==> build 68 <==
==> flow/design.v <==
module HandwashSensor(
    input clk,
    input reset,
    input acceptLeftHandDistance,
    input [15:0] leftHandDistance,
    input acceptLeftHandGain,
    input [7:0] leftHandGain,
    input acceptRightHandDistance,
    input [15:0] rightHandDistance,
    input acceptRightHandGain,
    input [7:0] rightHandGain,
    output waterOn
);
reg [15:0] leftHandDistanceHeld;
 always@(posedge clk)  begin
     if(reset)
         leftHandDistanceHeld <= 0;
     else if(acceptLeftHandDistance)
         leftHandDistanceHeld <= leftHandDistance;
     else
         leftHandDistanceHeld <= leftHandDistanceHeld;
 end
reg [7:0] leftHandGainHeld;
 always@(posedge clk)  begin
     if(reset)
         leftHandGainHeld <= 0;
     else if(acceptLeftHandGain)
         leftHandGainHeld <= leftHandGain;
     else
         leftHandGainHeld <= leftHandGainHeld;
 end
reg [15:0] rightHandDistanceHeld;
 always@(posedge clk)  begin
     if(reset)
         rightHandDistanceHeld <= 0;
     else if(acceptRightHandDistance)
         rightHandDistanceHeld <= rightHandDistance;
     else
         rightHandDistanceHeld <= rightHandDistanceHeld;
 end
reg [7:0] rightHandGainHeld;
 always@(posedge clk)  begin
     if(reset)
         rightHandGainHeld <= 0;
     else if(acceptRightHandGain)
         rightHandGainHeld <= rightHandGain;
     else
         rightHandGainHeld <= rightHandGainHeld;
 end
wire [15:0] leftHand;
 wire [23:0] leftHandDistanceHeld_Mult_leftHandGainHeld;
 DSP48_AxB dsp_leftHandDistanceHeld_Mult_leftHandGainHeld(
     .CLK(clk),
     .A({ {9{1'b0}}, leftHandDistanceHeld}),
     .B({ {10{1'b0}}, leftHandGainHeld}),
     .P(leftHandDistanceHeld_Mult_leftHandGainHeld)
 );
 reg [16:0] leftHandDistanceHeld_Mult_leftHandGainHeld_ShiftR_7;
 always@(posedge clk) begin
     if(reset)
         leftHandDistanceHeld_Mult_leftHandGainHeld_ShiftR_7 <= 0;
     else
         leftHandDistanceHeld_Mult_leftHandGainHeld_ShiftR_7 <= leftHandDistanceHeld_Mult_leftHandGainHeld >> 7;
 end
 assign leftHand = leftHandDistanceHeld_Mult_leftHandGainHeld_ShiftR_7;
wire [15:0] rightHand;
 wire [23:0] rightHandDistanceHeld_Mult_rightHandGainHeld;
 DSP48_AxB dsp_rightHandDistanceHeld_Mult_rightHandGainHeld(
     .CLK(clk),
     .A({ {9{1'b0}}, rightHandDistanceHeld}),
     .B({ {10{1'b0}}, rightHandGainHeld}),
     .P(rightHandDistanceHeld_Mult_rightHandGainHeld)
 );
 reg [16:0] rightHandDistanceHeld_Mult_rightHandGainHeld_ShiftR_7;
 always@(posedge clk) begin
     if(reset)
         rightHandDistanceHeld_Mult_rightHandGainHeld_ShiftR_7 <= 0;
     else
         rightHandDistanceHeld_Mult_rightHandGainHeld_ShiftR_7 <= rightHandDistanceHeld_Mult_rightHandGainHeld >> 7;
 end
 assign rightHand = rightHandDistanceHeld_Mult_rightHandGainHeld_ShiftR_7;
parameter threshold = 1500;
assign waterOn = leftHand != 0 && rightHand != 0 && (leftHand < threshold || rightHand < threshold);
endmodule
module DSP48_AxB
   (CLK,
    A,
    B,
    P);
  input CLK;
  input [24:0]A;
  input [17:0]B;
  output [42:0]P;
assign P = A*B;
endmodule
==> flow/run.sh <==
#!/bin/bash
# the make line also repeats each setting of config.mk as NAME=value (left out here)
make -C /OpenROAD-flow-scripts/flow DESIGN_CONFIG=/design/flow/config.mk WORK_HOME=/design/flow/orfs CLKGATE_MAP_FILE= finish
==> flow/config.mk <==
export PLATFORM = sky130hd
export DESIGN_NAME = HandwashSensor
export DESIGN_NICKNAME = HandwashSensor
export VERILOG_FILES = /design/flow/design.v
export SDC_FILE = /design/flow/constraint.sdc
export NUM_CORES = 4
export LEC_CHECK = 0
export ABC_AREA = 1
export CAP_MARGIN = 20
export CORE_ASPECT_RATIO = 0.91
export CORE_MARGIN = 2
export CORE_UTILIZATION = 72
export CTS_CLUSTER_DIAMETER = 54
export CTS_CLUSTER_SIZE = 93
export MAX_ROUTING_LAYER = met4
export PLACE_DENSITY_LB_ADDON = 0.06
export SETUP_SLACK_MARGIN = 0.45
export SLEW_MARGIN = 20
export TNS_END_PERCENT = 75
==> flow/constraint.sdc <==
create_clock -name core_clock -period 5.41 [get_ports {clk}]
set_input_delay 1.0820 -clock core_clock [delete_from_list [all_inputs] [get_ports {clk}]]
set_output_delay 1.0820 -clock core_clock [all_outputs]
set_load 0.01 [all_outputs]
==> inputs of trial 79, as changes to build 68 <==
==> flow/config.mk (replaced) <==
export PLATFORM = sky130hd
export DESIGN_NAME = HandwashSensor
export DESIGN_NICKNAME = HandwashSensor
export VERILOG_FILES = /design/flow/design.v
export SDC_FILE = /design/flow/constraint.sdc
export NUM_CORES = 4
export LEC_CHECK = 0
export CAP_MARGIN = 20
export CORE_ASPECT_RATIO = 0.5
export CORE_MARGIN = 8
export CORE_UTILIZATION = 40
export SLEW_MARGIN = 20
export TNS_END_PERCENT = 15
==> flow/constraint.sdc (replaced) <==
create_clock -name core_clock -period 7.0 [get_ports {clk}]
set_input_delay 1.4000 -clock core_clock [delete_from_list [all_inputs] [get_ports {clk}]]
set_output_delay 1.4000 -clock core_clock [all_outputs]
set_load 0.01 [all_outputs]
==> inputs of build 19, as changes to build 68 <==
==> flow/config.mk (replaced) <==
export PLATFORM = sky130hd
export DESIGN_NAME = HandwashSensor
export DESIGN_NICKNAME = HandwashSensor
export VERILOG_FILES = /design/flow/design.v
export SDC_FILE = /design/flow/constraint.sdc
export NUM_CORES = 4
export LEC_CHECK = 0
export ABC_AREA = 1
export CAP_MARGIN = 0
export CORE_MARGIN = 2
export CORE_UTILIZATION = 72
export CTS_CLUSTER_DIAMETER = 400
export CTS_CLUSTER_SIZE = 96
export SETUP_SLACK_MARGIN = 0.64
export SLEW_MARGIN = 20
export TNS_END_PERCENT = 10
==> flow/constraint.sdc (replaced) <==
create_clock -name core_clock -period 4.24 [get_ports {clk}]
set_input_delay 0.8480 -clock core_clock [delete_from_list [all_inputs] [get_ports {clk}]]
set_output_delay 0.8480 -clock core_clock [all_outputs]
set_load 0.01 [all_outputs]
==> inputs of build 38, as changes to build 68 <==
==> flow/config.mk (replaced) <==
export PLATFORM = sky130hd
export DESIGN_NAME = HandwashSensor
export DESIGN_NICKNAME = HandwashSensor
export VERILOG_FILES = /design/flow/design.v
export SDC_FILE = /design/flow/constraint.sdc
export NUM_CORES = 4
export LEC_CHECK = 0
export CAP_MARGIN = 20
export CORE_MARGIN = 2
export CORE_UTILIZATION = 72
export CTS_CLUSTER_SIZE = 97
export PLACE_DENSITY = 0.41
export SLEW_MARGIN = 20
==> flow/constraint.sdc (replaced) <==
create_clock -name core_clock -period 9.73 [get_ports {clk}]
set_input_delay 1.9460 -clock core_clock [delete_from_list [all_inputs] [get_ports {clk}]]
set_output_delay 1.9460 -clock core_clock [all_outputs]
set_load 0.01 [all_outputs]
==> comparison <==
Wire length: build 19 > build 68 > build 38 > trial 79.
Hold slack: build 68 > build 38 > trial 79 > build 19.
Between build 38 and build 68, the lower critical path depth is in build 38 (gap 1).
First-iteration DRC count, highest first: build 68, build 19, build 38, trial 79.
Clock skew, highest first: build 68, build 19, trial 79, build 38.
Design area: build 19 > build 68 > trial 79 > build 38.
Final cell count: build 68 is larger than trial 79 (17%).
Sequential cell count is the same in build 19 and build 68.
Of build 38 and build 19, build 19 has the higher synthesized area (gap about 7%, measured against build 19).
Against build 38, the via count of build 68 is larger by about 25%.
==> figures <==
item                                                 build 68               trial 79               build 38       build 19
Number of tap cells inserted                              202                    344                    180            188
Total vias in the final route                            9606                   7403                   7706          10100
Clock Pin Slew Worst Setup and Hold Paths             0.06 ns                0.06 ns                0.06 ns        0.07 ns
Met3 layer wire length in the routed design      2720 microns            579 microns           1080 microns   1510 microns
Placement Cell Area                               11600 sq um            11100 sq um            10900 sq um    12300 sq um
Seq power                                              769 uW                 546 uW                 394 uW         943 uW
Logic cell area                                    7610 sq um             7780 sq um             7780 sq um     8300 sq um
Most frequent CP cell                                       -  sky130_fd_sc_hd__fa_1  sky130_fd_sc_hd__fa_1              -
Cell internal power dissipation                       1.42 mW                 937 uW                 716 uW        1.98 mW
Levels on crit path                                        17                     16                     16             19
Number of non-clock inverters in the layout               415                    189                    189            415
CP Buf/Inv Count                                            4                      3                      3              5
Combinational group share of total power                34.6%                  24.6%                  24.2%          44.4%
Global Route met1 Usage                                 48.8%                  17.9%                  34.9%          39.4%
CP Data Arrival Time                                  4.98 ns                5.44 ns                5.31 ns        4.29 ns
Total wirelength of the detailed-routed design  26500 microns          21900 microns          22100 microns  28900 microns
Area reported by Yosys stat                       11000 sq um            10200 sq um            10200 sq um    11000 sq um
Outcome                      no timing/DRC/antenna violations  no timing/DRC/antenna violations  no timing/DRC/antenna violations  no timing/DRC/antenna violations
Portion of netlist area occupied by mux cells              0%                  5.02%                  5.02%             0%
Mapped Cells                                             1573                   1139                   1139           1573
Ratio of final minimum period to clock period           87.2%                  74.1%                  52.1%          95.6%


==> inputs of 06-14 <==
Starts from the design.v that is shown in full above.
make LEC_CHECK=0 CAP_MARGIN=20 CORE_MARGIN=2 CORE_UTILIZATION=72 CTS_CLUSTER_DIAMETER=98 CTS_CLUSTER_SIZE=80 PLACE_DENSITY=0.66 SLEW_MARGIN=20 finish   # period 4.4 ns
run.sh (not shown) runs the stock make flow with config.mk's settings and CLKGATE_MAP_FILE=.
==> 04-28 (differences from 06-14) <==
--- a/flow/config.mk
+++ b/flow/config.mk
@@ -9,6 +9,3 @@
 export CORE_MARGIN = 2
-export CORE_UTILIZATION = 72
-export CTS_CLUSTER_DIAMETER = 98
-export CTS_CLUSTER_SIZE = 80
-export PLACE_DENSITY = 0.66
+export CORE_UTILIZATION = 48
 export SLEW_MARGIN = 20
==> flow/constraint.sdc (replaced) <==
create_clock -name core_clock -period 5.18 [get_ports {clk}]
set_input_delay 1.0360 -clock core_clock [delete_from_list [all_inputs] [get_ports {clk}]]
set_output_delay 1.0360 -clock core_clock [all_outputs]
set_load 0.01 [all_outputs]
==> 05-20 (differences from 06-14) <==
--- a/flow/config.mk
+++ b/flow/config.mk
@@ -7,8 +7,10 @@
 export LEC_CHECK = 0
+export ABC_AREA = 1
 export CAP_MARGIN = 20
 export CORE_MARGIN = 2
-export CORE_UTILIZATION = 72
-export CTS_CLUSTER_DIAMETER = 98
-export CTS_CLUSTER_SIZE = 80
+export CORE_UTILIZATION = 70
+export CTS_CLUSTER_DIAMETER = 40
+export CTS_CLUSTER_SIZE = 72
 export PLACE_DENSITY = 0.66
+export SETUP_SLACK_MARGIN = 0.79
 export SLEW_MARGIN = 20
==> flow/constraint.sdc (replaced) <==
create_clock -name core_clock -period 4.44 [get_ports {clk}]
set_input_delay 0.8880 -clock core_clock [delete_from_list [all_inputs] [get_ports {clk}]]
set_output_delay 0.8880 -clock core_clock [all_outputs]
set_load 0.01 [all_outputs]
==> 04-06 (differences from 06-14) <==
--- a/flow/config.mk
+++ b/flow/config.mk
@@ -7,8 +7,8 @@
 export LEC_CHECK = 0
+export ABC_AREA = 1
 export CAP_MARGIN = 20
 export CORE_MARGIN = 2
-export CORE_UTILIZATION = 72
-export CTS_CLUSTER_DIAMETER = 98
-export CTS_CLUSTER_SIZE = 80
-export PLACE_DENSITY = 0.66
+export CORE_UTILIZATION = 70
+export CTS_CLUSTER_DIAMETER = 40
+export CTS_CLUSTER_SIZE = 72
 export SLEW_MARGIN = 20
==> flow/constraint.sdc (replaced) <==
create_clock -name core_clock -period 4.44 [get_ports {clk}]
set_input_delay 0.8880 -clock core_clock [delete_from_list [all_inputs] [get_ports {clk}]]
set_output_delay 0.8880 -clock core_clock [all_outputs]
set_load 0.01 [all_outputs]
==> qor summary <==
metric                                                    04-06     04-28                                        06-14        05-20
Non-filler instance count after layout                     1832      1462                                         1505         1889
Total length of routed met2 wires                       14.4 mm   11.3 mm                                      18.5 mm      19.2 mm
# setup viols final                                           0         0                                           29            0
Met2 routing resource usage after global routing          67.4%     40.4%                                        71.1%        74.3%
Grt met1 use                                              36.4%     27.0%                                        55.7%        42.9%
Vias                                                       9846      7437                                        10400        11700
Number of nets produced by synthesis                       1869      1435                                         1435         1869
Number of buffers inserted by post-CTS setup repair           0         0                                           25           58
Setup slack after placement                          -0.0495 ns  0.283 ns                                    -0.349 ns  -0.00901 ns
Status                         no timing/DRC/antenna violations  no timing/DRC/antenna violations                   complete, but fails checks  no timing/DRC/antenna violations
Layout check failures                                         -         -  capacitance limit, slew limit, setup timing            -
Layout clock buffers                                          9         9                                            9           10
Non-clock inverters                                         415       189                                          189          415
Die width                                                130 um    150 um                                       123 um       130 um
Non-clock buffer count                                      104        72                                          209          161
Relative area change from synthesis to final layout       12.5%     11.8%                                        29.7%        28.7%
Largest stage delay on the critical path                0.58 ns   0.52 ns                                      0.68 ns      0.84 ns
Largest net degree at the start of global routing            46        52                                           56           42
Power attributed to the clock group                    0.805 mW  0.758 mW                                     0.841 mW     0.890 mW
Final-report max-slew violation count                         0         0                                           17            0
Power and IR drop assume default switching activity.
